`flow/design.v`:
```
module pe_fc(
		input clk,
		input rst_n,
		input signed [7:0] data_i,
		input signed [7:0] weight_i,
		input signed [15:0] bias_i,
		input en,
		input bias_en,
		input flush,
		output reg signed [31:0] data_o
);
reg signed [15:0] mul;
reg signed [15:0] add;    
always @(posedge clk or negedge rst_n) begin
	if (!rst_n)
		mul <= 0;
	else 
		mul <= data_i * weight_i;
end
always @(*) begin
	if (en)
		add = mul;
	else if (bias_en)
		add = bias_i;
	else
		add = 0;
end
always @(posedge clk or negedge rst_n) begin
	if (!rst_n)
		data_o <= 0;
	else if (flush)
		data_o <= mul;
	else 
		data_o <= data_o + add;
end
endmodule
module fc_top(
	input wire clk,
	input wire rst_n,
	input wire valid_i,
	input wire [9*8-1:0] data_in,
	input wire [9*8-1:0] weight1,
	input wire [9*8-1:0] weight2,
	input wire [31:0] bias,
	output reg valid_o,
	output reg [7:0] data1_o,
	output reg [7:0] data2_o
);
parameter M0 = 4'd11;  
parameter n = 15;  
reg [9*8-1:0] weight1_inst;
reg [9*8-1:0] weight2_inst;
reg [32-1:0]  bias_inst;
wire signed [7:0] input_div [8:0];
wire signed [7:0] weight1_div [8:0];
wire signed [7:0] weight2_div [8:0];
wire signed [15:0] bias1;
wire signed [15:0] bias2;
reg       fc_en;
reg [3:0] cnt;
reg [5:0] num_cnt;
reg pe_en;
reg bias_en;
reg flush;
reg signed [7:0] pe_data;
reg signed [7:0] pe_weight1;
reg signed [7:0] pe_weight2;
wire signed [31:0] data_o_1,data_o_2;
reg signed [35:0] data_big_1, data_big_2;
genvar input_allo;
generate for (input_allo=0; input_allo<9; input_allo=input_allo+1)
	begin: INPUT_ALLOCATION
		assign input_div[input_allo] = data_in[(input_allo+1)*8 -1-:8];	
	end
endgenerate
genvar weight_allo;
generate for (weight_allo=0; weight_allo<9; weight_allo=weight_allo+1)
	begin: WEIGHT_ALLOCATION
		assign weight1_div[weight_allo] = weight1_inst[(weight_allo+1)*8 -1-:8];	
		assign weight2_div[weight_allo] = weight2_inst[(weight_allo+1)*8 -1-:8];	
	end
endgenerate
assign bias1 = bias_inst[15:0];
assign bias2 = bias_inst[31:16];
always @(posedge clk or negedge rst_n) begin
	if (!rst_n)
		weight1_inst <= 0;
	else if (valid_i)
		weight1_inst <= weight1;
end
always @(posedge clk or negedge rst_n) begin
	if (!rst_n)
		weight2_inst <= 0;
	else if (valid_i)
		weight2_inst <= weight2;
end
always @(posedge clk or negedge rst_n) begin
	if (!rst_n)
		bias_inst <= 0;
	else if (valid_i)
		bias_inst <= bias;
end
always @(posedge clk or negedge rst_n) begin
	if (!rst_n)
		fc_en <= 1'b0;
	else if (valid_i)
		fc_en <= 1'b1;
	else if (cnt == 4'd11)
		fc_en <= 1'b0;
end
always @(posedge clk or negedge rst_n) begin
	if (!rst_n)
		cnt <= 0;
	else if (cnt == 4'd12)
		cnt <= 0;
	else if (valid_i | fc_en)
		cnt <= cnt + 1'b1;
end
always @(posedge clk or negedge rst_n) begin
	if (!rst_n)
		num_cnt <= 0;
	else if (num_cnt == 6'd32 && valid_i)
		num_cnt <= 6'd1;
	else if (valid_i)
		num_cnt <= num_cnt + 1'b1;
end
always @(posedge clk or negedge rst_n) begin
	if (!rst_n)
		pe_en <= 1'b0;
	else if ((cnt>= 5'd1) && (cnt<= 5'd9))
		pe_en <= 1'b1;
	else 
		pe_en <= 1'b0;
end
always @(posedge clk or negedge rst_n) begin
	if (!rst_n)
		bias_en <= 1'b0;
	else if ((cnt== 5'd10) && (num_cnt == 6'd1))
		bias_en <= 1'b1;
	else 
		bias_en <= 1'b0;
end
always @(posedge clk or negedge rst_n) begin
	if (!rst_n)
		flush <= 1'b0;
	else if ((cnt== 5'd1) && (num_cnt == 6'd1))
		flush <= 1'b1;
	else 
		flush <= 1'b0;
end
always @(*) begin
	if ((cnt>= 5'd1) && (cnt<= 5'd9))
		pe_data = input_div[cnt-1];
	else
		pe_data = 0;
end
always @(*) begin
	if ((cnt>= 5'd1) && (cnt<= 5'd9))
		pe_weight1 = weight1_div[cnt-1];
	else
		pe_weight1 = 0;
end
always @(*) begin
	if ((cnt>= 5'd1) && (cnt<= 5'd9))
		pe_weight2 = weight2_div[cnt-1];
	else
		pe_weight2 = 0;
end
pe_fc u_pe_fc1(
	.clk(clk),
	.rst_n(rst_n),
	.data_i(pe_data),
	.weight_i(pe_weight1),
	.bias_i(bias1),
	.en(pe_en),
	.bias_en(bias_en),
	.flush(flush),
	.data_o(data_o_1)
);
pe_fc u_pe_fc2(
	.clk(clk),
	.rst_n(rst_n),
	.data_i(pe_data),
	.weight_i(pe_weight2),
	.bias_i(bias2),
	.en(pe_en),
	.bias_en(bias_en),
	.flush(flush),
	.data_o(data_o_2)
);
always @(posedge clk or negedge rst_n) begin
	if (!rst_n)
		data_big_1 <= 0;
	else
		data_big_1 <= data_o_1 * $signed({1'b0, M0});
end
always @(posedge clk or negedge rst_n) begin
	if (!rst_n)
		data_big_2 <= 0;
	else
		data_big_2 <= data_o_2 * $signed({1'b0, M0});
end
always@(posedge clk or negedge rst_n) begin  
	if(!rst_n)
		data1_o <= 0;
	else if((cnt== 5'd12) && (num_cnt == 6'd32)) begin
		if (data_big_1[35])
			data1_o <= (&data_big_1[35:22])?data_big_1[22:15]:8'h80;
		else 
			data1_o <= data_big_1[35:22]?8'h7f:data_big_1[22:15];
	end
end
always@(posedge clk or negedge rst_n) begin  
	if(!rst_n)
		data2_o <= 0;
	else if((cnt== 5'd12) && (num_cnt == 6'd32)) begin
		if (data_big_2[35])
			data2_o <= (&data_big_2[35:22])?data_big_2[22:15]:8'h80;
		else 
			data2_o <= data_big_2[35:22]?8'h7f:data_big_2[22:15];
	end
end
always@(posedge clk or negedge rst_n) begin
	if(!rst_n)
		valid_o <= 1'b0;
	else if (valid_o)
		valid_o <= 1'b0;
	else if ((cnt== 5'd12) && (num_cnt == 6'd32))
		valid_o <= 1'b1;
end
endmodule 
```
`flow/run.sh`:
```
#!/bin/bash
# the make line also repeats each setting of config.mk as NAME=value (left out here)
make -C /OpenROAD-flow-scripts/flow DESIGN_CONFIG=/design/flow/config.mk WORK_HOME=/design/flow/orfs CLKGATE_MAP_FILE= finish
```
`flow/config.mk`:
```
export PLATFORM = sky130hd
export DESIGN_NAME = fc_top
export DESIGN_NICKNAME = fc_top
export VERILOG_FILES = /design/flow/design.v
export SDC_FILE = /design/flow/constraint.sdc
export NUM_CORES = 4
export LEC_CHECK = 0
export CAP_MARGIN = 20
export CORE_MARGIN = 2
export CORE_UTILIZATION = 40
export PLACE_DENSITY = 0.6
export SETUP_SLACK_MARGIN = 1.46
export SLEW_MARGIN = 20
```
`flow/constraint.sdc`:
```
create_clock -name core_clock -period 7.57 [get_ports {clk}]
set_input_delay 1.5140 -clock core_clock [delete_from_list [all_inputs] [get_ports {clk}]]
set_output_delay 1.5140 -clock core_clock [all_outputs]
set_load 0.01 [all_outputs]
```
==> deck_impl_summary.md, run 1 <==
Synthesis and Place & Route Summary

Outcome
  – Run status: timing/DRC/antenna clean

Clocking
  – Clock Pin Slew Worst Setup and Hold Paths: roughly 0.060 ns
  – Late-Pin Clk Latency: ~0.59 ns
  – H-tree levels: 2
  – CTS Buf Count: between 40 and 50
  – Total clock sinks: 345
  – CTS tree: built
  – Clock root buffer: clkbuf_16
  – CTS Buffer Depth: 3

Worst setup path
  – CP startpoint: cnt[1]
  – Crit Path Class: reg -> reg
  – Crit end category: flop
  – Buffers plus inverters on the worst setup path: 9
  – Reg2reg start: cnt[1]
  – Critical path's top delay family: adder cells
  – Worst path depth: 27
  – CP Data Required Time: a little over 8 ns
  – Worst path slowest cell: fa_1
  – R2R Setup Slk: 1.44 ns
  – CP max stage delay: 0.51 ns
  – Crit path to: u_pe_fc1.mul[14]
  – CP arrival: 6.61 ns
  – Crit start category: flop
  – FF-to-FF path depth: 27
  – CP max FO: 5
  – Reg2reg end: u_pe_fc1.mul[14]

Yosys
  – Top area cell types: dfrtp_1, fa_1, ha_1, mux2_2, inv_1
  – Cell type with the largest total area: dfrtp_1
  – Post-synthesis compound-gate area fraction: 15.3%
  – Yosys Warn Count: 2
  – Area leader share: 30.7%
  – Number of enable flip-flop cells: 0
  – Main flop type: dfrtp_1
  – Avg Cell Area, Syn: just under 10 sq um
  – Number of cells in Yosys stat: 2922
  – Synth Seq Share: roughly 31%
  – Yosys stat area: 28100 sq um
  – Synth flops: between 300 and 400
  – Mapped Cells: a little under 3000
  – Yosys top cell by instances: inv_1
  – Synth logic family: adder cells
  – Synth cell count leaders: inv_1, dfrtp_1, ha_1, mux2_2, fa_1
  – Net Count, Synth: 3600
  – Simple share: about a tenth
  – Mux area share: 7.60%
  – Synth unique cells: 77
  – Yosys adder share: 23.5%
  – Async S/R FF share, synth: 100%
  – Yosys xor share: 4.19%
  – Synthesized area: 28100 sq um

Placement
  – Dpl cell area: 31900 sq um
  – Detailed placement HPWL: ~60000 um
  – Place WS: 0.505 ns
  – GP Congestion: 0.901
  – Port bufs: 267

Timing
  – Fmax: 0.163 GHz
  – Max_slew headroom: 32.3%
  – Worst Max-Slew Pin Slew: 1.02 ns
  – Setup TNS: 0 ns
  – Worst-case clock skew: 0.0201 ns
  – Fin crit share: 80.9%
  – Final Hold Violating Endpoints: 0
  – Setup ws final: 1.44 ns
  – RSZ-0062 raised after global routing: true
  – Pins Over Slew Limit: 0
  – Setup-failing EPs final: 0
  – Tmin final: 6.13 ns

Routing
  – Via count: 22500
  – Routed vias/inst: about 5.3
  – DRC: 0
  – Routed WL per cell: 18.6 um
  – Router iterations before antenna repair: 6
  – Number of routed nets with antenna violations: 0
  – Drt first-iter violations: 1324
  – Total Wirelength: 79200 um

Flow run
  – Max cap viols: 0
  – Tool warnings: 44

Global route
  – Pin count of the biggest net entering global routing: ~170
  – First-pass GRT wire length: 125000 um
  – GR Overflow Total: 0
  – Initial antenna violation count: 6
  – Total GRT Usage: 21.3%
  – Vias in the first global route: 23600

Min path
  – Worst hold stages: 1
  – Hold Path Origin: valid_o
  – Hold Path Sink: valid_o
  – Class of the worst hold path: reg -> reg

Die
  – Starting Density: 40.3%
  – Die area: 72400 sq um
  – # rows: 97
  – Core area: 69800 sq um
  – Ports: roughly 270
  – Die X: 269 um
  – Die Ht: 269 um

Layout
  – Syn-to-layout area delta: 25.8%
  – Post-Route Utilization: between 50% and 60%
  – Nets@finish: 3969
  – Final instance area: 35400 sq um
==> layer usage <==
metal / wire, um / global-route usage [%] / vias up
met5: 57 / 0 / -
met3: 4990 / 4.74 / 150
met2: 38600 / 37.5 / 651
met1: 32800 / 25.6 / 10900
li1: - / - / 10800
met4: 2780 / 7.45 / 8
==> area by class of cell <==
class                           count  area, sq um
Multi-Input combinational cell   1978        18000
Sequential cell                   345         8640
Inverter                          487         1830
Clock inverter                     21          309
Clock buffer                       56         1140
Timing Repair Buffer              437         4250
Fill cell                        6266        34400
Tap cell                          940         1180
Antenna cell                        2         5.00
==> stage by stage <==
step / instances / hold slack [ns]
2_1_floorplan: 2922 / 0.450
3_3_place_gp: 4059 / 0.412
3_5_place_dp: 4059 / 0.420
4_1_cts: 4205 / 0.429
5_1_grt: 4264 / 0.492
6_report: 4266 / 0.428
==> what timing repair did <==
| item | in CTS | in global routing |
|---|---|---|
| pin swaps | 54 | 63 |
| gates cloned | 2 | 2 |
| endpoints found under the setup margin | 17 | 14 |
| resized | 128 | 108 |
| buffers inserted | 67 | 57 |
| hold buffers | 0 | 0 |
==> run 2: changes to the inputs <==
Settings changed: CORE_UTILIZATION 40 to 48, PLACE_DENSITY 0.6 to not set, SETUP_SLACK_MARGIN 1.46 to 1.32.
Clock period 7.57 ns to 4.76 ns, I/O delays scaled along.
==> deck_impl_summary.md, run 2 <==
Synthesis and Place & Route Summary

Outcome
  – Run status: complete, but fails checks
  – Layout check failures: setup timing

Yosys
  – Yosys stat area: 28100 sq um (unchanged)
  – Synthesized area: 28100 sq um (unchanged)
  – Synth flops: 345 (unchanged)
  – Simple share: 10.4% (unchanged)
  – Yosys Warn Count: 2 (unchanged)
  – Area leader share: 30.7% (unchanged)
  – Synth cell count leaders: inv_1, dfrtp_1, ha_1, mux2_2, fa_1
  – Mapped Cells: 2922 (unchanged)
  – Number of enable flip-flop cells: 0 (unchanged)
  – Synth unique cells: 77 (unchanged)
  – Yosys top cell by instances: inv_1
  – Synth logic family: adder cells
  – Main flop type: dfrtp_1
  – Top area cell types: dfrtp_1, fa_1, ha_1, mux2_2, inv_1
  – Yosys adder share: 23.5% (unchanged)
  – Yosys xor share: 4.19% (unchanged)
  – Net Count, Synth: 3600 (unchanged)
  – Number of cells in Yosys stat: 2922 (unchanged)
  – Async S/R FF share, synth: 100% (unchanged)
  – Cell type with the largest total area: dfrtp_1
  – Avg Cell Area, Syn: 9.62 sq um (unchanged)
  – Mux area share: 7.60% (unchanged)
  – Post-synthesis compound-gate area fraction: 15.3% (unchanged)
  – Synth Seq Share: 30.7% (unchanged)

Worst setup path
  – Crit path to: u_pe_fc1.mul[14]
  – R2R Setup Slk: -1.20 ns (-2.64 ns)
  – CP max FO: 11 (+6)
  – CP Data Required Time: 5.24 ns (-2.81 ns)
  – CP arrival: 6.44 ns (-0.17 ns)
  – Crit start category: flop
  – Reg2reg end: u_pe_fc1.mul[14]
  – Buffers plus inverters on the worst setup path: 7 (-2)
  – Reg2reg start: cnt[1]
  – CP most frequent cell: fa_1
  – Crit Path Class: reg -> reg
  – FF-to-FF path depth: 27 (unchanged)
  – CP max stage delay: 0.52 ns (about the same)
  – Crit end category: flop
  – CP startpoint: cnt[1]
  – Worst path depth: 27 (unchanged)
  – Worst path slowest cell: fa_1
  – Critical path's top delay family: adder cells

Clocking
  – CTS Buffer Depth: 3 (unchanged)
  – CTS tree: built
  – H-tree levels: 2 (unchanged)
  – Cts-stage hold buffer count: 0 (unchanged)
  – Late-Pin Clk Latency: 0.60 ns (about the same)
  – Clock Pin Slew Worst Setup and Hold Paths: 0.06 ns (about the same)
  – CTS Buf Count: 42 (unchanged)
  – Total clock sinks: 345 (unchanged)
  – Clock root buffer: clkbuf_16

Routing
  – Total Wirelength: 79400 um (+0.23%)
  – Router iterations before antenna repair: 6 (unchanged)
  – Drt first-iter violations: 1205 (-9.0%)
  – Routed vias/inst: 5.45 (+3.2%)
  – Via count: 23200 (+3.0%)
  – DRC: 0 (unchanged)
  – Routed WL per cell: 18.7 um (+0.42%)
  – Number of routed nets with antenna violations: 0 (unchanged)

Timing
  – Worst Max-Slew Pin Slew: 1.01 ns (-0.00567 ns)
  – Worst-case clock skew: 0.0341 ns (+0.0140 ns)
  – RSZ-0062 raised after global routing: true
  – Fmax: 0.168 GHz (+2.9%)
  – Tmin final: 5.96 ns (-0.170 ns)
  – Fin crit share: 125% (+44 points)
  – Final Hold Violating Endpoints: 0 (unchanged)
  – Max_slew headroom: 31.8% (-0.50 points)
  – Pins Over Slew Limit: 0 (unchanged)
  – Setup ws final: -1.20 ns (-2.64 ns)
  – Setup-failing EPs final: 22 (+22)

Die
  – # rows: 88 (-9.3%)
  – Die Ht: 246 um (-8.6%)
  – Die area: 60500 sq um (-16%)
  – Die X: 246 um (-8.6%)
  – Core area: 57800 sq um (-17%)
  – Ports: 268 (unchanged)
  – Starting Density: 48.6% (+8.3 points)

Global route
  – Grt peak-use layer: met2
  – Vias in the first global route: 24200 (+2.7%)
  – Met2 Usage GRT: 46.4% (+8.9 points)
  – Met1 GRT Util: 32.1% (+6.5 points)
  – Met3 Use GR: 4.62% (-0.12 points)
  – Pin count of the biggest net entering global routing: 113 (-32%)
  – GR Overflow Total: 0 (unchanged)
  – Initial antenna violation count: 2 (-4)
  – First-pass GRT wire length: 126000 um (+1.2%)
  – Total GRT Usage: 26.0% (+4.7 points)

Flow run
  – Tool warnings: 44 (unchanged)
  – Max cap viols: 0 (unchanged)

Min path
  – Class of the worst hold path: in -> async

Placement
  – Dpl cell area: 33400 sq um (+4.9%)
  – Detailed placement HPWL: 60400 um (+0.85%)
  – Place WS: -1.58 ns (-2.08 ns)
  – GP Congestion: 0.896 (-0.60%)
  – Port bufs: 267 (unchanged)

Layout
  – Syn-to-layout area delta: 33.8%
  – Final instance area: 37600 sq um (+6.4%)
  – Nets@finish: 4136 (+4.2%)
  – FILL cells: 4695 (-25%)
==> run 2: stage by stage <==
stage | TNS (ns) | instances | utilization (%) | hold slack (ns)
after floorplan | -10.21 | 2922 | - | 0.450
after global placement | -25.02 | 4086 | 57.8 | 0.414
after detailed placement | -25.99 | 4086 | 57.8 | 0.414
after CTS | -17.95 | 4200 | 62.4 | 0.421
after global routing | -23.42 | 4256 | 65.1 | 0.454
final | -18.79 | 4258 | 65.1 | 0.406
==> run 2: cell type report <==
cell class              count  area, sq um  area share, %
multi-input cells        1976        19000           50.5
repair buffers            606         5690           15.1
clock buffers              56         1190           3.17
inverters                 487         1830           4.87
clock inverters            21          251          0.669
well taps                 765          957           2.54
diodes                      2         5.00         0.0133
flip-flops and latches    345         8670           23.0
==> run 2: repair_timing <==
action / CTS / global route
gates cloned: 1 / 2
setup endpoints to repair: 82 / 69
setup buffers: 36 / 54
pin swaps: 55 / 108
gates resized: 197 / 221
==> run 2: per-layer routing <==
layer	vias up	wire [um]
met5	-	0
met4	0	2220
met3	134	3750
met2	524	40200
met1	11500	33300
li1	11100	-
==> run 3: changes to the inputs <==
Settings changed: CORE_UTILIZATION 48 to 71, CTS_CLUSTER_SIZE set to 28, PLACE_DENSITY_LB_ADDON set to 0.26, SETUP_SLACK_MARGIN 1.32 to -0.5, SLEW_MARGIN 20 to 35.
Clock period 4.76 ns to 5.39 ns, I/O delays scaled along.
==> deck_impl_summary.md, run 3 <==
Key Metrics from the Run

Yosys
  – Mapped Cells: 2922 (unchanged)
  – Synth Seq Share: 30.7% (unchanged)
  – Synth unique cells: 77 (unchanged)
  – Synthesized area: 28100 sq um (unchanged)
  – Simple share: 10.4% (unchanged)
  – Net Count, Synth: 3600 (unchanged)
  – Number of cells in Yosys stat: 2922 (unchanged)
  – Yosys adder share: 23.5% (unchanged)
  – Synth flops: 345 (unchanged)
  – Yosys xor share: 4.19% (unchanged)
  – Top area cell types: dfrtp_1, fa_1, ha_1, mux2_2, inv_1
  – Mux area share: 7.60% (unchanged)
  – Number of enable flip-flop cells: 0 (unchanged)
  – Async S/R FF share, synth: 100% (unchanged)
  – Yosys stat area: 28100 sq um (unchanged)
  – Yosys top cell by instances: inv_1
  – Avg Cell Area, Syn: 9.62 sq um (unchanged)
  – Synth cell count leaders: inv_1, dfrtp_1, ha_1, mux2_2, fa_1
  – Cell type with the largest total area: dfrtp_1
  – Main flop type: dfrtp_1
  – Area leader share: 30.7% (unchanged)
  – Post-synthesis compound-gate area fraction: 15.3% (unchanged)
  – Synth logic family: adder cells
  – Yosys Warn Count: 2 (unchanged)

Clocking
  – H-tree levels: 2 (unchanged)
  – CTS Buffer Depth: 3 (unchanged)
  – Cts-stage hold buffer count: 0 (unchanged)
  – CTS Buf Count: 38 (-9.5%)
  – Total clock sinks: 345 (unchanged)
  – Clock root buffer: clkbuf_16

Die
  – # rows: 72 (-18%)
  – Die Ht: 203 um (-17%)
  – Core area: 38800 sq um (-33%)
  – Die X: 203 um (-17%)
  – Die area: 41200 sq um (-32%)
  – Ports: 268 (unchanged)
  – Starting Density: 72.4% (+24 points)

Outcome
  – Run status: stopped before the end
  – Stop stage: global routing

Placement
  – Port bufs: 267 (unchanged)
  – GP Congestion: 0.970 (+8.3%)
  – Detailed placement HPWL: 62600 um (+3.6%)
  – Dpl cell area: 32800 sq um (-1.9%)
[run 3: timing repair]
| action | CTS |
|---|---|
| buffers inserted | 41 |
| resized | 143 |
| setup endpoints to repair | 17 |
| pin swaps | 59 |
| endpoints found under the hold margin | 0 |
[run 3: metrics by stage]
step | setup WS, ns | instances | hold WS, ns
after floorplan | -0.511 | 2922 | 0.450
after global placement | -1.12 | 3818 | 0.416
after detailed placement | -1.65 | 3818 | 0.423
after CTS | -0.787 | 3912 | 0.431
==> run 4: changes to the inputs <==
Settings changed: CAP_MARGIN 20 to 15, CORE_UTILIZATION 71 to 72, CTS_CLUSTER_SIZE 28 to 39, PLACE_DENSITY_LB_ADDON 0.26 to not set, SETUP_SLACK_MARGIN -0.5 to not set, SLEW_MARGIN 35 to 40.
Clock period 5.39 ns to 6.29 ns, I/O delays scaled along.
==> deck_impl_summary.md, run 4 <==
Key Metrics from the Run

Yosys
  – Post-synthesis compound-gate area fraction: 15.3% (unchanged)
  – Mux area share: 7.60% (unchanged)
  – Synth logic family: adder cells
  – Net Count, Synth: 3600 (unchanged)
  – Mapped Cells: 2922 (unchanged)
  – Synth unique cells: 77 (unchanged)
  – Cell type with the largest total area: dfrtp_1
  – Number of enable flip-flop cells: 0 (unchanged)
  – Number of cells in Yosys stat: 2922 (unchanged)
  – Yosys xor share: 4.19% (unchanged)
  – Avg Cell Area, Syn: 9.62 sq um (unchanged)
  – Synthesized area: 28100 sq um (unchanged)
  – Synth Seq Share: 30.7% (unchanged)
  – Yosys top cell by instances: inv_1
  – Synth flops: 345 (unchanged)
  – Synth cell count leaders: inv_1, dfrtp_1, ha_1, mux2_2, fa_1
  – Area leader share: 30.7% (unchanged)
  – Main flop type: dfrtp_1
  – Yosys stat area: 28100 sq um (unchanged)
  – Yosys adder share: 23.5% (unchanged)
  – Yosys Warn Count: 2 (unchanged)
  – Async S/R FF share, synth: 100% (unchanged)
  – Simple share: 10.4% (unchanged)
  – Top area cell types: dfrtp_1, fa_1, ha_1, mux2_2, inv_1

Die
  – Die area: 40600 sq um (-1.4%)
  – Starting Density: 72.9% (+0.51 points)
  – Core area: 38600 sq um (-0.70%)
  – Die Ht: 202 um (-0.68%)
  – Ports: 268 (unchanged)
  – # rows: 72 (unchanged)
  – Die X: 202 um (-0.68%)

Placement
  – Port bufs: 267 (unchanged)
  – Dpl cells: 3766 (-1.4%)
  – Detailed placement HPWL: 59400 um (-5.2%)
  – GP Congestion: 0.911 (-6.1%)

Clocking
  – H-tree levels: 2 (unchanged)
  – CTS Buf Count: 39 (+2.6%)
  – Clock root buffer: clkbuf_16
  – Total clock sinks: 345 (unchanged)
  – Cts-stage hold buffer count: 0 (unchanged)
  – CTS Buffer Depth: 3 (unchanged)

Outcome
  – Stop stage: global routing
  – Run status: stopped before the end
-- run 4: through the flow --
stage	setup slack [ns]	cell area, sq um	hold WS, ns	TNS (ns)
after floorplan	0.0261	28100	0.450	0
after global placement	-0.493	32400	0.418	-3.09
after detailed placement	-0.793	32400	0.426	-5.93
after CTS	0.00227	33900	0.433	0
-- run 4: repair_timing --
item                                    CTS
setup buffers                             3
resized                                  56
pin swaps                                13
endpoints found under the setup margin   13
==> run 5: changes to the inputs <==
Settings changed: CAP_MARGIN 15 to 20, CORE_UTILIZATION 72 to 71, CTS_CLUSTER_DIAMETER set to 73, CTS_CLUSTER_SIZE 39 to 28, MAX_ROUTING_LAYER set to met4, PLACE_DENSITY_LB_ADDON set to 0.26, SETUP_SLACK_MARGIN set to 1.2, SLEW_MARGIN 40 to 20.
Clock period 6.29 ns to 6.87 ns, I/O delays scaled along.
==> deck_impl_summary.md, run 5 <==
Synthesis and Place & Route Summary

Routing
  – Via count: 26400
  – Number of routed nets with antenna violations: 0
  – Router iterations before antenna repair: 11
  – Routed WL per cell: 27.3 um
  – Total Wirelength: 105000 um
  – Drt first-iter violations: 3584
  – Routed vias/inst: 6.90
  – DRC: 0

Timing
  – RSZ-0062 raised after global routing: true
  – Setup-failing EPs final: 14
  – Final hold slack: 0.430 ns
  – Worst Max-Slew Pin Slew: 1.21 ns
  – Pins Over Slew Limit: 0
  – Max_slew headroom: 19.0%
  – Setup ws final: -0.492 ns
  – Fin crit share: 107%
  – Worst-case clock skew: roughly 0.054 ns
  – Tmin final: 7.36 ns
  – Fmax: 0.136 GHz
  – Final Hold Violating Endpoints: 0

Placement
  – Port bufs: 267 (unchanged)
  – Dpl cells: 3646 (-3.2%)
  – Detailed placement HPWL: 58900 um (-0.71%)
  – GP Congestion: 0.996 (+9.4%)

Clocking
  – Late-Pin Clk Latency: 0.62 ns
  – CTS tree: built
  – H-tree levels: 1 (-1)
  – CTS Buffer Depth: 3 (unchanged)
  – Clock Pin Slew Worst Setup and Hold Paths: around 0.12 ns
  – Total clock sinks: 345 (unchanged)
  – CTS Buf Count: 24 (-38%)
  – Clock root buffer: clkbuf_16

Global route
  – First-pass GRT wire length: ~140000 um
  – GR Overflow Total: 0
  – Total GRT Usage: 45.0%
  – Initial antenna violation count: 20
  – Pin count of the biggest net entering global routing: ~140
  – Vias in the first global route: 26400

Worst setup path
  – CP most frequent cell: buf_4
  – Crit Path Class: reg -> reg
  – Reg2reg start: cnt[1]
  – CP startpoint: cnt[1]
  – Critical path's top delay family: adder cells
  – Crit path to: u_pe_fc2.mul[10]
  – Worst path depth: 28
  – Reg2reg end: u_pe_fc2.mul[10]
  – Crit start category: flop
  – Crit end category: flop
  – Buffers plus inverters on the worst setup path: 10
  – CP max stage delay: 0.94 ns
  – CP Data Required Time: 7.35 ns
  – Worst path slowest cell: a221oi_2
  – FF-to-FF path depth: 28
  – CP arrival: 7.84 ns
  – R2R Setup Slk: -0.49 ns
  – CP max FO: 8

Yosys
  – Number of cells in Yosys stat: 2922 (unchanged)
  – Mux area share: 7.60% (unchanged)
  – Yosys top cell by instances: inv_1
  – Synth Seq Share: 30.7% (unchanged)
  – Yosys xor share: 4.19% (unchanged)
  – Area leader share: 30.7% (unchanged)
  – Yosys adder share: 23.5% (unchanged)
  – Synth logic family: adder cells
  – Synth unique cells: 77 (unchanged)
  – Mapped Cells: 2922 (unchanged)
  – Async S/R FF share, synth: 100% (unchanged)
  – Yosys Warn Count: 2 (unchanged)
  – Net Count, Synth: 3600 (unchanged)
  – Avg Cell Area, Syn: 9.62 sq um (unchanged)
  – Synth cell count leaders: inv_1, dfrtp_1, ha_1, mux2_2, fa_1
  – Synthesized area: 28100 sq um (unchanged)
  – Yosys stat area: 28100 sq um (unchanged)
  – Simple share: 10.4% (unchanged)
  – Cell type with the largest total area: dfrtp_1
  – Main flop type: dfrtp_1
  – Top area cell types: dfrtp_1, fa_1, ha_1, mux2_2, inv_1
  – Number of enable flip-flop cells: 0 (unchanged)
  – Post-synthesis compound-gate area fraction: 15.3% (unchanged)
  – Synth flops: 345 (unchanged)

Die
  – Core area: 38800 sq um (+0.70%)
  – Ports: 268 (unchanged)
  – Starting Density: 72.4% (-0.51 points)
  – Die Ht: 203 um (+0.69%)
  – Die area: 41200 sq um (+1.4%)
  – # rows: 72 (unchanged)
  – Die X: 203 um (+0.69%)

Layout
  – Syn-to-layout area delta: 23.1%
  – Non-filler cells, final: about 3800
  – Nets@finish: just under 4000
  – FILL cells: roughly 1600

Min path
  – Hold Path Sink: valid_o
  – Worst hold stages: 1
  – Hold Path Origin: valid_o
  – Class of the worst hold path: reg -> reg

Flow run
  – Tool warnings: 46
  – Max cap viols: 0

Outcome
  – Layout check failures: setup timing
  – Run status: complete, but fails checks
==> run 5: what timing repair did <==
| item | 4_1_cts | 5_1_grt |
|---|---|---|
| pin swaps | 62 | 56 |
| hold buffers | 0 | 0 |
| buffers inserted | 68 | 42 |
| endpoints found under the hold margin | 0 | 0 |
| endpoints found under the setup margin | 22 | 18 |
| resized | 161 | 117 |
| cloned | 4 | 1 |
==> run 5: metrics by stage <==
stage	setup WS, ns	cell area [sq um]	setup TNS (ns)	utilization, %
detailed placement	-0.00735	31400	-0.00735	81.0
global route	-0.520	34600	-4.54	89.1
CTS	0.853	33600	0	86.6
floorplan	0.993	28200	0	-
global placement	0.216	31400	0	81.0
finish	-0.492	34600	-3.93	89.1
==> run 5: area by class of cell <==
type | instances | area (sq um) | area share [%]
Antenna cell | 24 | 60.1 | 0.174
Timing Repair Buffer | 435 | 4270 | 12.3
Sequential cell | 345 | 8640 | 25.0
Multi-Input combinational cell | 1976 | 18200 | 52.6
Inverter | 487 | 1840 | 5.32
Clock buffer | 26 | 639 | 1.85
Clock inverter | 18 | 315 | 0.911
Tap cell | 518 | 648 | 1.87
==> run 5: routing by layer <==
metal / track usage (%) / wire length, um / share of wire [%] / vias up
li1: - / - / - / 10700
met1: 47.0 / 33000 / 32 / 12400
met5: - / 0 / 0 / -
met2: 74.1 / 46400 / 44 / 2202
met3: 10.3 / 12500 / 12 / 1067
met4: 34.5 / 12700 / 12 / 0
==> run 6: changes to the inputs <==
Settings changed: CAP_MARGIN 20 to 5, CORE_MARGIN 2 to 3, CORE_UTILIZATION 71 to 40, CTS_CLUSTER_DIAMETER 73 to not set, CTS_CLUSTER_SIZE 28 to not set, MAX_ROUTING_LAYER met4 to not set, PLACE_DENSITY_LB_ADDON 0.26 to 0.08, SETUP_SLACK_MARGIN 1.2 to not set.
Clock period 6.87 ns to 8.0 ns, I/O delays scaled along.
==> deck_impl_summary.md, run 6 <==
Synthesis and Place & Route Summary

Outcome
  – Run status: timing/DRC/antenna clean

Flow run
  – Tool warnings: 44 (-4.3%)
  – Max cap viols: 0 (unchanged)

Clocking
  – H-tree levels: 2 (+1)
  – Clock root buffer: clkbuf_16
  – CTS Buffer Depth: 3 (unchanged)
  – Cts-stage hold buffer count: 0 (unchanged)
  – CTS Buf Count: 42 (+75%)
  – Late-Pin Clk Latency: 0.60 ns (-0.02 ns)
  – Clock Pin Slew Worst Setup and Hold Paths: 0.06 ns (-0.06 ns)
  – CTS tree: built
  – # Post-CTS Setup Buffers: 0 (-100%)
  – Total clock sinks: 345 (unchanged)

Die
  – Core area: 69100 sq um (+78%)
  – Starting Density: 40.7% (-32 points)
  – Ports: 268 (unchanged)
  – Die area: 73500 sq um (+78%)
  – Die X: 271 um (+34%)
  – # rows: 96 (+33%)
  – Die Ht: 271 um (+34%)

Layout
  – Post-Route Utilization: 48.2% (-41 points)
  – Nets@finish: 3839 (-2.7%)
  – Logic area: 17200 sq um (-5.6%)
  – Syn-to-layout area delta: 18.5%
  – FF/Latch Area: 8630 sq um (about the same)
  – FILL cells: 6538 (+310%)

Worst setup path
  – CP max FO: 31 (+23)
  – R2R Setup Slk: 0.68 ns (+1.17 ns)
  – CP startpoint: cnt[0]
  – Crit Path Class: reg -> reg
  – Worst path depth: 28 (unchanged)
  – Crit path to: u_pe_fc2.mul[14]
  – Reg2reg end: u_pe_fc2.mul[14]
  – Worst path slowest cell: fa_1
  – Reg2reg start: cnt[0]
  – CP arrival: 7.75 ns (-0.09 ns)
  – Buffers plus inverters on the worst setup path: 8 (-2)
  – CP Data Required Time: 8.43 ns (+1.08 ns)
  – Crit start category: flop
  – FF-to-FF path depth: 28 (unchanged)
  – Crit end category: flop
  – Critical path's top delay family: adder cells
  – CP max stage delay: 0.54 ns (-0.40 ns)
  – CP most frequent cell: inv_1

Yosys
  – Avg Cell Area, Syn: 9.62 sq um (unchanged)
  – Yosys top cell by instances: inv_1
  – Number of enable flip-flop cells: 0 (unchanged)
  – Yosys xor share: 4.19% (unchanged)
  – Yosys Warn Count: 2 (unchanged)
  – Mux area share: 7.60% (unchanged)
  – Synth cell count leaders: inv_1, dfrtp_1, ha_1, mux2_2, fa_1
  – Number of cells in Yosys stat: 2922 (unchanged)
  – Post-synthesis compound-gate area fraction: 15.3% (unchanged)
  – Net Count, Synth: 3600 (unchanged)
  – Area leader share: 30.7% (unchanged)
  – Simple share: 10.4% (unchanged)
  – Synth logic family: adder cells
  – Yosys adder share: 23.5% (unchanged)
  – Mapped Cells: 2922 (unchanged)
  – Cell type with the largest total area: dfrtp_1
  – Synth unique cells: 77 (unchanged)
  – Yosys stat area: 28100 sq um (unchanged)
  – Async S/R FF share, synth: 100% (unchanged)
  – Main flop type: dfrtp_1
  – Synthesized area: 28100 sq um (unchanged)
  – Synth flops: 345 (unchanged)
  – Synth Seq Share: 30.7% (unchanged)
  – Top area cell types: dfrtp_1, fa_1, ha_1, mux2_2, inv_1

Placement
  – Detailed placement HPWL: 60000 um (+1.8%)
  – Port bufs: 267 (unchanged)
  – GP Congestion: 0.872 (-12%)

Timing
  – Setup-failing EPs final: 0 (-14)
  – Setup TNS: 0 ns (+3.93 ns)
  – Fmax: 0.137 GHz (+0.60%)
  – Final Hold Violating Endpoints: 0 (unchanged)
  – Pins Over Slew Limit: 0 (unchanged)
  – RSZ-0062 raised after global routing: false
  – Worst-case clock skew: 0.0327 ns (-0.0214 ns)
  – Tmin final: 7.32 ns (-0.0440 ns)
  – Max_slew headroom: 27.6% (+8.6 points)
  – Worst Max-Slew Pin Slew: 1.09 ns (-0.121 ns)
  – Fin crit share: 91.5% (-16 points)

Routing
  – DRC: 0 (unchanged)
  – Total Wirelength: 76400 um (-27%)
  – Drt first-iter violations: 1244 (-65%)
  – Via count: 21800 (-18%)
  – Router iterations before antenna repair: 7 (-4)
  – Number of routed nets with antenna violations: 0 (unchanged)
  – Routed vias/inst: 5.28 (-24%)
  – Routed WL per cell: 18.5 um (-32%)

Global route
  – Total GRT Usage: 20.8% (-24 points)
  – First-pass GRT wire length: 123000 um (-12%)
  – Initial antenna violation count: 10 (-50%)
  – Vias in the first global route: 22800 (-14%)
  – Pin count of the biggest net entering global routing: 159 (+11%)
  – GR Overflow Total: 0 (unchanged)

Min path
  – Hold Path Sink: valid_o
  – Hold Path Origin: valid_o
  – Worst hold stages: 1 (unchanged)
  – Class of the worst hold path: reg -> reg
==> run 6: cell type report <==
class	count	area share (%)
multi-input cells	1976	51.5
flip-flops and latches	345	25.9
repair buffers	309	9.12
inverters	487	5.49
clock buffers	60	3.63
well taps	931	3.50
clock inverters	15	0.781
diodes	4	0.0300
==> run 6: metal layers <==
layer  global-route usage, %  part of all wire [%]  vias up
met5                       0                  0.14        -
met4                    6.00                   2.8       16
met3                    4.59                   5.7      124
met2                    34.3                    47      484
met1                    27.3                    45    10600
li1                        -                     -    10500
==> run 6: repair_timing <==
item / 4_1_cts / 5_1_grt
endpoints found under the setup margin: 0 / 3
hold endpoints to repair: 0 / 0
gates resized: 0 / 2
==> run 6: per-stage QoR <==
step / cell area (sq um) / hold WS, ns / instances / worst slack, ns
after detailed placement: 31800 / 0.427 / 4048 / 0.488
after global placement: 31800 / 0.417 / 4048 / 0.548
after global routing: 33300 / 0.449 / 4124 / 0.0369
after CTS: 33300 / 0.434 / 4123 / 0.438
after floorplan: 28100 / 0.450 / 2922 / 1.40
final: 33300 / 0.432 / 4127 / 0.682
==> run 7: changes to the inputs <==
Settings changed: CAP_MARGIN 5 to 20, CORE_MARGIN 3 to 2, CORE_UTILIZATION 40 to 71, CTS_CLUSTER_SIZE set to 38, PLACE_DENSITY_LB_ADDON 0.08 to 0.0, SETUP_SLACK_MARGIN set to 1.23.
Clock period 8.0 ns to 4.22 ns, I/O delays scaled along.
==> deck_impl_summary.md, run 7 <==
Key Metrics from the Run

Outcome
  – Run status: stopped before the end
  – Stop stage: global routing
  – Stop err: [ERROR GRT-0116] Global routing finished with congestion. Check the congestion regions in the DRC Viewer.

Yosys
  – Simple share: 10.4% (unchanged)
  – Synth flops: 345 (unchanged)
  – Avg Cell Area, Syn: 9.62 sq um (unchanged)
  – Mapped Cells: 2922 (unchanged)
  – Net Count, Synth: 3600 (unchanged)
  – Post-synthesis compound-gate area fraction: 15.3% (unchanged)
  – Yosys Warn Count: 2 (unchanged)
  – Yosys adder share: 23.5% (unchanged)
  – Synth logic family: adder cells
  – Async S/R FF share, synth: 100% (unchanged)
  – Top area cell types: dfrtp_1, fa_1, ha_1, mux2_2, inv_1
  – Number of cells in Yosys stat: 2922 (unchanged)
  – Number of enable flip-flop cells: 0 (unchanged)
  – Cell type with the largest total area: dfrtp_1
  – Area leader share: 30.7% (unchanged)
  – Synth cell count leaders: inv_1, dfrtp_1, ha_1, mux2_2, fa_1
  – Main flop type: dfrtp_1
  – Yosys top cell by instances: inv_1
  – Synth Seq Share: 30.7% (unchanged)
  – Synth unique cells: 77 (unchanged)
  – Mux area share: 7.60% (unchanged)
  – Yosys stat area: 28100 sq um (unchanged)
  – Yosys xor share: 4.19% (unchanged)
  – Synthesized area: 28100 sq um (unchanged)

Placement
  – Detailed placement HPWL: 64700 um (+7.8%)
  – GP Congestion: 0.989 (+13%)
  – Port bufs: 267 (unchanged)
  – Place WS: -2.24 ns (-2.72 ns)

Global route
  – GR Overflow Total: around 42
  – Total GRT Usage: 76.9%

Die
  – Starting Density: 72.4% (+32 points)
  – # rows: 72 (-25%)
  – Core area: 38800 sq um (-44%)
  – Die Ht: 203 um (-25%)
  – Die X: 203 um (-25%)
  – Die area: 41200 sq um (-44%)
  – Ports: 268 (unchanged)

Clocking
  – Clock root buffer: clkbuf_16
  – CTS Buffer Depth: 3 (unchanged)
  – Total clock sinks: 345 (unchanged)
  – H-tree levels: 2 (unchanged)
  – CTS Buf Count: 40 (-4.8%)
## run 7: metal layers
layer  overflow  track usage, %
met3          3            59.3
met1          0            74.1
met5          0            17.4
met2         15            95.6
met4         24            85.5
## run 7: what timing repair did
| action | in CTS |
|---|---|
| buffers inserted | 91 |
| setup endpoints to repair | 110 |
| hold buffers | 0 |
| pin swaps | 190 |
| gates cloned | 3 |
| resized | 447 |
## run 7: metrics by stage
stage | cells | cell area (sq um) | hold WS (ns)
global placement | 3844 | 33300 | 0.414
CTS | 4010 | 37600 | 0.351
detailed placement | 3844 | 33300 | 0.421
floorplan | 2922 | 28500 | 0.450
==> run 8: changes to the inputs <==
Settings changed: CAP_MARGIN 20 to 0, CELL_PAD_IN_SITES_GLOBAL_PLACEMENT set to 1, CORE_MARGIN 2 to 9, CORE_UTILIZATION 71 to 40, CTS_CLUSTER_DIAMETER set to 314, CTS_CLUSTER_SIZE 38 to not set, PLACE_DENSITY set to 0.6, PLACE_DENSITY_LB_ADDON 0.0 to not set, SETUP_SLACK_MARGIN 1.23 to not set.
Clock period 4.22 ns to 8.0 ns, I/O delays scaled along.
==> deck_impl_summary.md, run 8 <==
Synthesis and Place & Route Summary

Min path
  – Class of the worst hold path: reg -> reg
  – Hold Path Sink: valid_o
  – Hold Path Origin: valid_o
  – Worst hold stages: 1

Clocking
  – Cts-stage hold buffer count: 0 (unchanged)
  – Clock Pin Slew Worst Setup and Hold Paths: 0.06 ns
  – Late-Pin Clk Latency: 0.59 ns
  – H-tree levels: 2 (unchanged)
  – CTS tree: built
  – CTS resizes: 0 (-100%)
  – # Post-CTS Setup Buffers: 0 (-100%)
  – Total clock sinks: 345 (unchanged)
  – CTS Buffer Depth: 3 (unchanged)
  – Clock root buffer: clkbuf_16
  – CTS Buf Count: 44 (+10%)

Die
  – Starting Density: 40.7% (-32 points)
  – Die Ht: 283 um (+39%)
  – Die X: 283 um (+39%)
  – Core area: 69100 sq um (+78%)
  – # rows: 96 (+33%)
  – Die area: 80100 sq um (+95%)
  – Ports: 268 (unchanged)

Yosys
  – Synthesized area: 28100 sq um (unchanged)
  – Async S/R FF share, synth: 100% (unchanged)
  – Yosys adder share: 23.5% (unchanged)
  – Synth logic family: adder cells
  – Number of enable flip-flop cells: 0 (unchanged)
  – Avg Cell Area, Syn: 9.62 sq um (unchanged)
  – Synth Seq Share: 30.7% (unchanged)
  – Mapped Cells: 2922 (unchanged)
  – Yosys Warn Count: 2 (unchanged)
  – Simple share: 10.4% (unchanged)
  – Post-synthesis compound-gate area fraction: 15.3% (unchanged)
  – Synth flops: 345 (unchanged)
  – Area leader share: 30.7% (unchanged)
  – Main flop type: dfrtp_1
  – Yosys stat area: 28100 sq um (unchanged)
  – Number of cells in Yosys stat: 2922 (unchanged)
  – Yosys xor share: 4.19% (unchanged)
  – Synth cell count leaders: inv_1, dfrtp_1, ha_1, mux2_2, fa_1
  – Net Count, Synth: 3600 (unchanged)
  – Synth unique cells: 77 (unchanged)
  – Cell type with the largest total area: dfrtp_1
  – Top area cell types: dfrtp_1, fa_1, ha_1, mux2_2, inv_1
  – Mux area share: 7.60% (unchanged)
  – Yosys top cell by instances: inv_1

Placement
  – Port bufs: 267 (unchanged)
  – GP Congestion: 0.864 (-13%)
  – Detailed placement HPWL: 63400 um (-1.9%)
  – Dpl cell area: 31800 sq um (-4.5%)
  – Place WS: 0.443 ns (+2.68 ns)

Timing
  – Worst-case clock skew: between 0.03 and 0.04 ns
  – Fin crit share: approximately nine tenths
  – Max_slew headroom: 29.1%
  – Final Hold Violating Endpoints: 0
  – Setup TNS: 0 ns
  – Setup-failing EPs final: 0
  – Fmax: 0.136 GHz
  – Worst Max-Slew Pin Slew: approximately 1.0 ns
  – Tmin final: 7.34 ns
  – Pins Over Slew Limit: 0
  – Setup ws final: 0.660 ns
  – RSZ-0062 raised after global routing: false
  – Final hold slack: 0.425 ns

Global route
  – GR Overflow Total: 0
  – Pin count of the biggest net entering global routing: 150
  – Initial antenna violation count: 14
  – Vias in the first global route: around 23000
  – Total GRT Usage: between 15 and 20%
  – First-pass GRT wire length: approximately 130000 um

Flow run
  – Tool warnings: 44
  – Max cap viols: 0

Worst setup path
  – Worst path depth: 26
  – R2R Setup Slk: 0.66 ns
  – Crit Path Class: reg -> reg
  – FF-to-FF path depth: 26
  – CP max FO: 23
  – Crit path to: u_pe_fc1.mul[14]
  – Crit end category: flop
  – CP max stage delay: 0.56 ns
  – CP Data Required Time: 8.45 ns
  – Buffers plus inverters on the worst setup path: 6
  – Reg2reg start: cnt[0]
  – Critical path's top delay family: adder cells
  – Worst path slowest cell: fa_1
  – CP startpoint: cnt[0]
  – CP arrival: 7.79 ns
  – Reg2reg end: u_pe_fc1.mul[14]
  – Crit start category: flop

Layout
  – Syn-to-layout area delta: 18.8%
  – Nets@finish: around 3800
  – Final instance area: roughly 33000 sq um

Routing
  – Drt first-iter violations: ~1400
  – Total Wirelength: 80600 um
  – Routed WL per cell: 19.5 um
  – DRC: 0
  – Router iterations before antenna repair: 5
  – Number of routed nets with antenna violations: 0
  – Routed vias/inst: 5.26
  – Via count: about 22000

Outcome
  – Run status: timing/DRC/antenna clean
[run 8: stage by stage]
step	std cells	utilization, %
after floorplan	2922	-
final	4130	48.3
after global placement	4046	46.1
after detailed placement	4046	46.1
after global routing	4126	48.3
after CTS	4126	48.3
[run 8: layout make-up]
class,count,area (sq um)
Inverter,487,1830
Clock inverter,22,342
Antenna cell,4,10.0
Clock buffer,58,1220
Multi-Input combinational cell,1976,17200
Timing Repair Buffer,307,3020
Tap cell,931,1160
Sequential cell,345,8630
Fill cell,6622,35700
[run 8: layer usage]
layer	GRT usage (%)	part of all wire, %	wire length [um]	vias to the layer above
met3	4.59	5.2	4220	98
met2	33.0	47	37900	419
met5	0	0.16	126	-
li1	-	-	-	10500
met4	4.01	1.8	1440	18
met1	26.2	46	36900	10700
==> run 9: changes to the inputs <==
Settings changed: CAP_MARGIN 0 to 20, CELL_PAD_IN_SITES_GLOBAL_PLACEMENT 1 to not set, CORE_MARGIN 9 to 2, CORE_UTILIZATION 40 to 72, CTS_CLUSTER_DIAMETER 314 to 398, CTS_CLUSTER_SIZE set to 100, PLACE_DENSITY 0.6 to 0.38, SETUP_SLACK_MARGIN set to -0.45.
Clock period 8.0 ns to 4.82 ns, I/O delays scaled along.
==> deck_impl_summary.md, run 9 <==
Key Metrics from the Run

Die
  – Core area: 38600 sq um (-44%)
  – Ports: 268 (unchanged)
  – Die area: 40600 sq um (-49%)
  – Starting Density: 72.9% (+32 points)
  – Die Ht: 202 um (-29%)
  – Die X: 202 um (-29%)
  – # rows: 72 (-25%)

Placement
  – Port bufs: 267 (unchanged)
  – GP Congestion: 0.944 (+9.3%)
  – Detailed placement HPWL: 63500 um (+0.17%)

Yosys
  – Area leader share: 30.7% (unchanged)
  – Synth flops: 345 (unchanged)
  – Yosys adder share: 23.5% (unchanged)
  – Yosys stat area: 28100 sq um (unchanged)
  – Post-synthesis compound-gate area fraction: 15.3% (unchanged)
  – Yosys xor share: 4.19% (unchanged)
  – Synth logic family: adder cells
  – Synth cell count leaders: inv_1, dfrtp_1, ha_1, mux2_2, fa_1
  – Yosys top cell by instances: inv_1
  – Avg Cell Area, Syn: 9.62 sq um (unchanged)
  – Async S/R FF share, synth: 100% (unchanged)
  – Mapped Cells: 2922 (unchanged)
  – Number of enable flip-flop cells: 0 (unchanged)
  – Net Count, Synth: 3600 (unchanged)
  – Synthesized area: 28100 sq um (unchanged)
  – Main flop type: dfrtp_1
  – Synth Seq Share: 30.7% (unchanged)
  – Number of cells in Yosys stat: 2922 (unchanged)
  – Mux area share: 7.60% (unchanged)
  – Yosys Warn Count: 2 (unchanged)
  – Top area cell types: dfrtp_1, fa_1, ha_1, mux2_2, inv_1
  – Cell type with the largest total area: dfrtp_1
  – Simple share: 10.4% (unchanged)
  – Synth unique cells: 77 (unchanged)

Clocking
  – CTS Buffer Depth: 3 (unchanged)
  – Cts-stage hold buffer count: 0 (unchanged)
  – Clock root buffer: clkbuf_16
  – Total clock sinks: 345 (unchanged)
  – H-tree levels: 1 (-1)
  – CTS Buf Count: 7 (-84%)

Outcome
  – Stop stage: global routing
  – Run status: stopped before the end
[run 9: stage by stage]
step / setup WS, ns / area (sq um) / utilization, % / std cells / hold slack (ns)
after CTS: -1.18 / 34300 / 88.8 / 3889 / 0.358
after detailed placement: -1.65 / 33000 / 85.5 / 3831 / 0.436
after global placement: -1.40 / 33000 / 85.5 / 3831 / 0.415
after floorplan: -0.787 / 28300 / - / 2922 / 0.450
[run 9: repair_timing]
action                     in CTS
gates resized                 163
setup endpoints to repair      21
pin swaps                     103
setup buffers                  53
==> run 10: changes to the inputs <==
Settings changed: CORE_UTILIZATION 72 to 37, CTS_CLUSTER_DIAMETER 398 to not set, CTS_CLUSTER_SIZE 100 to not set, PLACE_DENSITY 0.38 to 0.6, SETUP_SLACK_MARGIN -0.45 to not set.
Clock period 4.82 ns to 9.79 ns, I/O delays scaled along.
==> deck_impl_summary.md, run 10 <==
Synthesis and Place & Route Summary

Outcome
  – Run status: timing/DRC/antenna clean

Worst setup path
  – Worst path depth: 24
  – FF-to-FF path depth: 24
  – CP most frequent cell: fa_1
  – Critical path's top delay family: adder cells
  – Reg2reg start: cnt[0]
  – Reg2reg end: u_pe_fc1.mul[14]
  – Crit path to: u_pe_fc1.mul[14]
  – CP Data Required Time: about 10 ns
  – Crit Path Class: reg -> reg
  – Worst path slowest cell: ha_1
  – R2R Setup Slk: 1.88 ns
  – CP max stage delay: 0.68 ns
  – Crit end category: flop
  – CP startpoint: cnt[0]
  – Crit path cell chain: inv_1 -> ha_1 -> buf_4 -> nor3_2 -> o21a_1 -> a221oi_1 -> and3_1 -> nand2b_1 -> nor2b_1 -> fa_1 -> fa_1 -> inv_1 -> fa_1 -> fa_1 -> inv_1 -> ha_1 -> nor2b_1 -> o21ai_0 -> a21boi_0 -> o21ai_0 -> a21boi_0 -> o21ai_0 -> nor2b_1 -> o311ai_0
  – Buffers plus inverters on the worst setup path: 4
  – CP max FO: 22
  – Crit start category: flop
  – CP arrival: roughly 8.4 ns

Clocking
  – # Post-CTS Setup Buffers: 0 (-100%)
  – Total clock sinks: 345 (unchanged)
  – Cts-stage hold buffer count: 0 (unchanged)
  – H-tree levels: 2 (+1)
  – CTS resizes: 0 (-100%)
  – Late-Pin Clk Latency: 0.59 ns
  – Clock Pin Slew Worst Setup and Hold Paths: 0.06 ns
  – Clock root buffer: clkbuf_16
  – CTS Buf Count: 44 (+37)
  – CTS Buffer Depth: 3 (unchanged)
  – CTS tree: built

Timing
  – Worst-case clock skew: roughly 0.024 ns
  – Final Hold Violating Endpoints: 0
  – Final hold slack: 0.422 ns
  – Max_slew headroom: ~34%
  – Setup ws final: 1.88 ns
  – Setup TNS: 0 ns
  – Fmax: 0.126 GHz
  – Tmin final: 7.91 ns
  – Pins Over Slew Limit: 0
  – Setup-failing EPs final: 0
  – Worst Max-Slew Pin Slew: 0.984 ns
  – Fin crit share: between 80 and 90%
  – RSZ-0062 raised after global routing: false

Yosys
  – Async S/R FF share, synth: 100% (unchanged)
  – Yosys xor share: 4.19% (unchanged)
  – Mapped Cells: 2922 (unchanged)
  – Synth flops: 345 (unchanged)
  – Yosys Warn Count: 2 (unchanged)
  – Net Count, Synth: 3600 (unchanged)
  – Synthesized area: 28100 sq um (unchanged)
  – Avg Cell Area, Syn: 9.62 sq um (unchanged)
  – Area leader share: 30.7% (unchanged)
  – Synth cell count leaders: inv_1, dfrtp_1, ha_1, mux2_2, fa_1
  – Main flop type: dfrtp_1
  – Yosys top cell by instances: inv_1
  – Synth Seq Share: 30.7% (unchanged)
  – Number of enable flip-flop cells: 0 (unchanged)
  – Synth logic family: adder cells
  – Yosys adder share: 23.5% (unchanged)
  – Cell type with the largest total area: dfrtp_1
  – Yosys stat area: 28100 sq um (unchanged)
  – Simple share: 10.4% (unchanged)
  – Number of cells in Yosys stat: 2922 (unchanged)
  – Mux area share: 7.60% (unchanged)
  – Synth unique cells: 77 (unchanged)
  – Top area cell types: dfrtp_1, fa_1, ha_1, mux2_2, inv_1
  – Post-synthesis compound-gate area fraction: 15.3% (unchanged)

Global route
  – Pin count of the biggest net entering global routing: 115
  – First-pass GRT wire length: 121000 um
  – GR Overflow Total: 0
  – Total GRT Usage: 19.3%
  – Vias in the first global route: between 20000 and 25000
  – Initial antenna violation count: 3

Routing
  – Via count: 21500
  – Antenna cells: 0
  – Router iterations before antenna repair: 5
  – Routed vias/inst: ~5.2
  – Drt first-iter violations: 1434
  – Number of routed nets with antenna violations: 0
  – DRC: 0
  – Total Wirelength: 74300 um
  – Routed WL per cell: 17.9 um

Die
  – Starting Density: 37.2% (-36 points)
  – Core area: 75600 sq um (+96%)
  – Ports: 268 (unchanged)
  – Die Ht: 280 um (+39%)
  – Die X: 280 um (+39%)
  – # rows: 101 (+40%)
  – Die area: 78200 sq um (+92%)

Layout
  – Syn-to-layout area delta: 18.4%
  – Final instance area: 33300 sq um
  – FILL cells: around 7300
  – Nets@finish: approximately 3800

Placement
  – Place WS: 1.61 ns (+3.26 ns)
  – GP Congestion: 0.883 (-6.4%)
  – Dpl cell area: 31700 sq um (-3.8%)
  – Port bufs: 267 (unchanged)
  – Detailed placement HPWL: 58200 um (-8.5%)

Flow run
  – Tool warnings: 39
  – Max cap viols: 0

Min path
  – Class of the worst hold path: reg -> reg
  – Hold Path Origin: valid_o
  – Hold Path Sink: valid_o
  – Worst hold stages: 1
[run 10: area by class of cell]
class | count | area (sq um) | area share (%)
timing repair buffer | 293 | 2890 | 8.68
tap | 978 | 1220 | 3.68
sequential | 345 | 8630 | 25.9
multi-input combinational | 1976 | 17200 | 51.6
clock buffer | 63 | 1270 | 3.82
inverter | 487 | 1830 | 5.49
clock inverter | 17 | 254 | 0.763
[run 10: per-layer routing]
layer	global-route usage, %	routed length (um)
met5	0	13
met2	31.9	34700
met1	25.0	32500
met3	4.11	4740
met4	6.51	2340
[run 10: metrics by stage]
stage	cells	utilization [%]
finish	4159	44.0
detailed placement	4079	42.0
floorplan	2922	-
CTS	4159	44.0
global route	4159	44.0
global placement	4079	42.0
==> run 11: changes to the inputs <==
Settings changed: ABC_AREA set to 1, CAP_MARGIN 20 to 15, CELL_PAD_IN_SITES_DETAIL_PLACEMENT set to 2, CORE_ASPECT_RATIO set to 1.56, CORE_UTILIZATION 37 to 26, CTS_CLUSTER_DIAMETER set to 61, CTS_CLUSTER_SIZE set to 74, GPL_TIMING_DRIVEN set to 0, MAX_ROUTING_LAYER set to met4, MIN_ROUTING_LAYER set to met2, PLACE_DENSITY 0.6 to not set, PLACE_DENSITY_LB_ADDON set to 0.18, SLEW_MARGIN 20 to 30, TNS_END_PERCENT set to 90.
Clock period 9.79 ns to 12.4 ns, I/O delays scaled along.
==> deck_impl_summary.md, run 11 <==
Synthesis and Place & Route Summary

Outcome
  – Run status: timing/DRC/antenna clean

Worst setup path
  – Buffers plus inverters on the worst setup path: 8 (+4)
  – Crit Path Class: reg -> reg
  – R2R Setup Slk: 4.79 ns (+2.92 ns)
  – Worst path depth: 25 (+4.2%)
  – Crit start category: flop
  – CP max FO: 10 (-55%)
  – Reg2reg start: cnt[0]
  – CP Data Required Time: 12.90 ns (+2.64 ns)
  – Critical path's top delay family: adder cells
  – Crit path to: u_pe_fc1.mul[15]
  – Crit end category: flop
  – CP max stage delay: 0.82 ns (+0.14 ns)
  – CP startpoint: cnt[0]
  – Worst path slowest cell: clkbuf_1
  – CP most frequent cell: inv_1
  – Reg2reg end: u_pe_fc1.mul[15]
  – FF-to-FF path depth: 25 (+4.2%)
  – CP arrival: 8.11 ns (-0.27 ns)

Yosys
  – Synth logic family: simple AND/OR/NAND/NOR gates
  – Avg Cell Area, Syn: 7.04 sq um (-27%)
  – Cell type with the largest total area: dfrtp_1
  – Main flop type: dfrtp_1
  – Number of enable flip-flop cells: 0 (unchanged)
  – Yosys stat area: 31100 sq um (+11%)
  – Number of cells in Yosys stat: 4418 (+51%)
  – Area leader share: 27.8% (-3.0 points)
  – Synth cell count leaders: nand2_1, inv_1, dfrtp_1, nor2_1, nand3_1
  – Post-synthesis compound-gate area fraction: 8.14% (-7.2 points)
  – Yosys adder share: 21.3% (-2.3 points)
  – Mux area share: 0% (-7.6 points)
  – Yosys xor share: 2.20% (-2.0 points)
  – Yosys top cell by instances: nand2_1
  – Mapped Cells: 4418 (+51%)
  – Async S/R FF share, synth: 100% (unchanged)
  – Top area cell types: dfrtp_1, nand2_1, fa_1, ha_1, inv_1
  – Synth unique cells: 42 (-45%)
  – Synth Seq Share: 27.8% (-3.0 points)
  – Synth flops: 345 (unchanged)
  – Yosys Warn Count: 2 (unchanged)
  – Synthesized area: 31100 sq um (+11%)
  – Simple share: 29.2% (+19 points)
  – Net Count, Synth: 5096 (+42%)

Clocking
  – Clock Pin Slew Worst Setup and Hold Paths: 0.09 ns (+0.03 ns)
  – CTS Buf Count: 37 (-16%)
  – CTS Buffer Depth: 3 (unchanged)
  – Clock root buffer: clkbuf_16
  – # Post-CTS Setup Buffers: 0 (unchanged)
  – Total clock sinks: 345 (unchanged)
  – H-tree levels: 2 (unchanged)
  – CTS tree: built
  – CTS resizes: 0 (unchanged)
  – Late-Pin Clk Latency: 0.64 ns (+0.05 ns)
  – Cts-stage hold buffer count: 0 (unchanged)

Layout
  – Syn-to-layout area delta: 20.0%
  – Nets@finish: 5410 (+41%)

Timing
  – Final hold slack: 0.424 ns (+0.00167 ns)
  – Final Hold Violating Endpoints: 0 (unchanged)
  – Setup TNS: 0 ns (unchanged)
  – Fmax: 0.131 GHz (+4.0%)
  – Max_slew headroom: 27.1% (-7.3 points)
  – RSZ-0062 raised after global routing: false
  – Tmin final: 7.61 ns (-0.305 ns)
  – Worst Max-Slew Pin Slew: 1.09 ns (+0.110 ns)
  – Fin crit share: 61.4% (-19 points)
  – Setup-failing EPs final: 0 (unchanged)
  – Pins Over Slew Limit: 0 (unchanged)
  – Worst-case clock skew: 0.0329 ns (+0.00885 ns)

Die
  – Starting Density: 26.2% (-11 points)
  – Die X: 281 um (+0.46%)
  – Die Ht: 436 um (+56%)
  – Die area: 122000 sq um (+57%)
  – # rows: 158 (+56%)
  – Core area: 119000 sq um (+57%)
  – Ports: 268 (unchanged)

Min path
  – Hold Path Sink: valid_o
  – Hold Path Origin: valid_o
  – Class of the worst hold path: reg -> reg
  – Worst hold stages: 1 (unchanged)

Flow run
  – Tool warnings: 36 (-7.7%)
  – Max cap viols: 0 (unchanged)

Routing
  – DRC: 0 (unchanged)
  – Routed vias/inst: 6.68 (+29%)
  – Router iterations before antenna repair: 6 (+1)
  – Number of routed nets with antenna violations: 0 (unchanged)
  – Via count: 42600 (+98%)
  – Routed WL per cell: 22.0 um (+23%)
  – Total Wirelength: 140000 um (+89%)
  – Drt first-iter violations: 6438 (+350%)

Placement
  – GP Congestion: 1.00 (+14%)
  – Detailed placement HPWL: 114000 um (+96%)
  – Port bufs: 267 (unchanged)

Global route
  – First-pass GRT wire length: 210000 um (+74%)
  – Pin count of the biggest net entering global routing: 82 (-29%)
  – Vias in the first global route: 50000 (+120%)
  – GR Overflow Total: 0 (unchanged)
  – Total GRT Usage: 35.9% (+17 points)
  – Initial antenna violation count: 1 (-2)
-- run 11: cell type report --
| cell class | instances | area, sq um |
|---|---|---|
| diodes | 20 | 50.0 |
| plain buffers | 104 | 485 |
| clock buffers | 40 | 937 |
| clock inverters | 27 | 352 |
| fillers | 14200 | 81500 |
| inverters | 824 | 3090 |
| multi-input cells | 3145 | 18900 |
| flip-flops and latches | 345 | 8630 |
| well taps | 1600 | 2000 |
| repair buffers | 275 | 2870 |
-- run 11: metrics by stage --
step / setup slack, ns / instance area, sq um / std cells / utilization, %
floorplan: 5.92 / 31100 / 4418 / -
global placement: -8.14 / 35800 / 6285 / 30.1
detailed placement: 4.29 / 36000 / 6292 / 30.3
CTS: 4.84 / 37300 / 6359 / 31.4
global route: 4.43 / 37300 / 6365 / 31.4
finish: 4.79 / 37300 / 6380 / 31.4
-- run 11: metal layers --
metal,routed length (um),track usage (%)
met3,47800,38.9
met2,77800,45.9
met5,0,-
met1,0,-
met4,14500,9.19
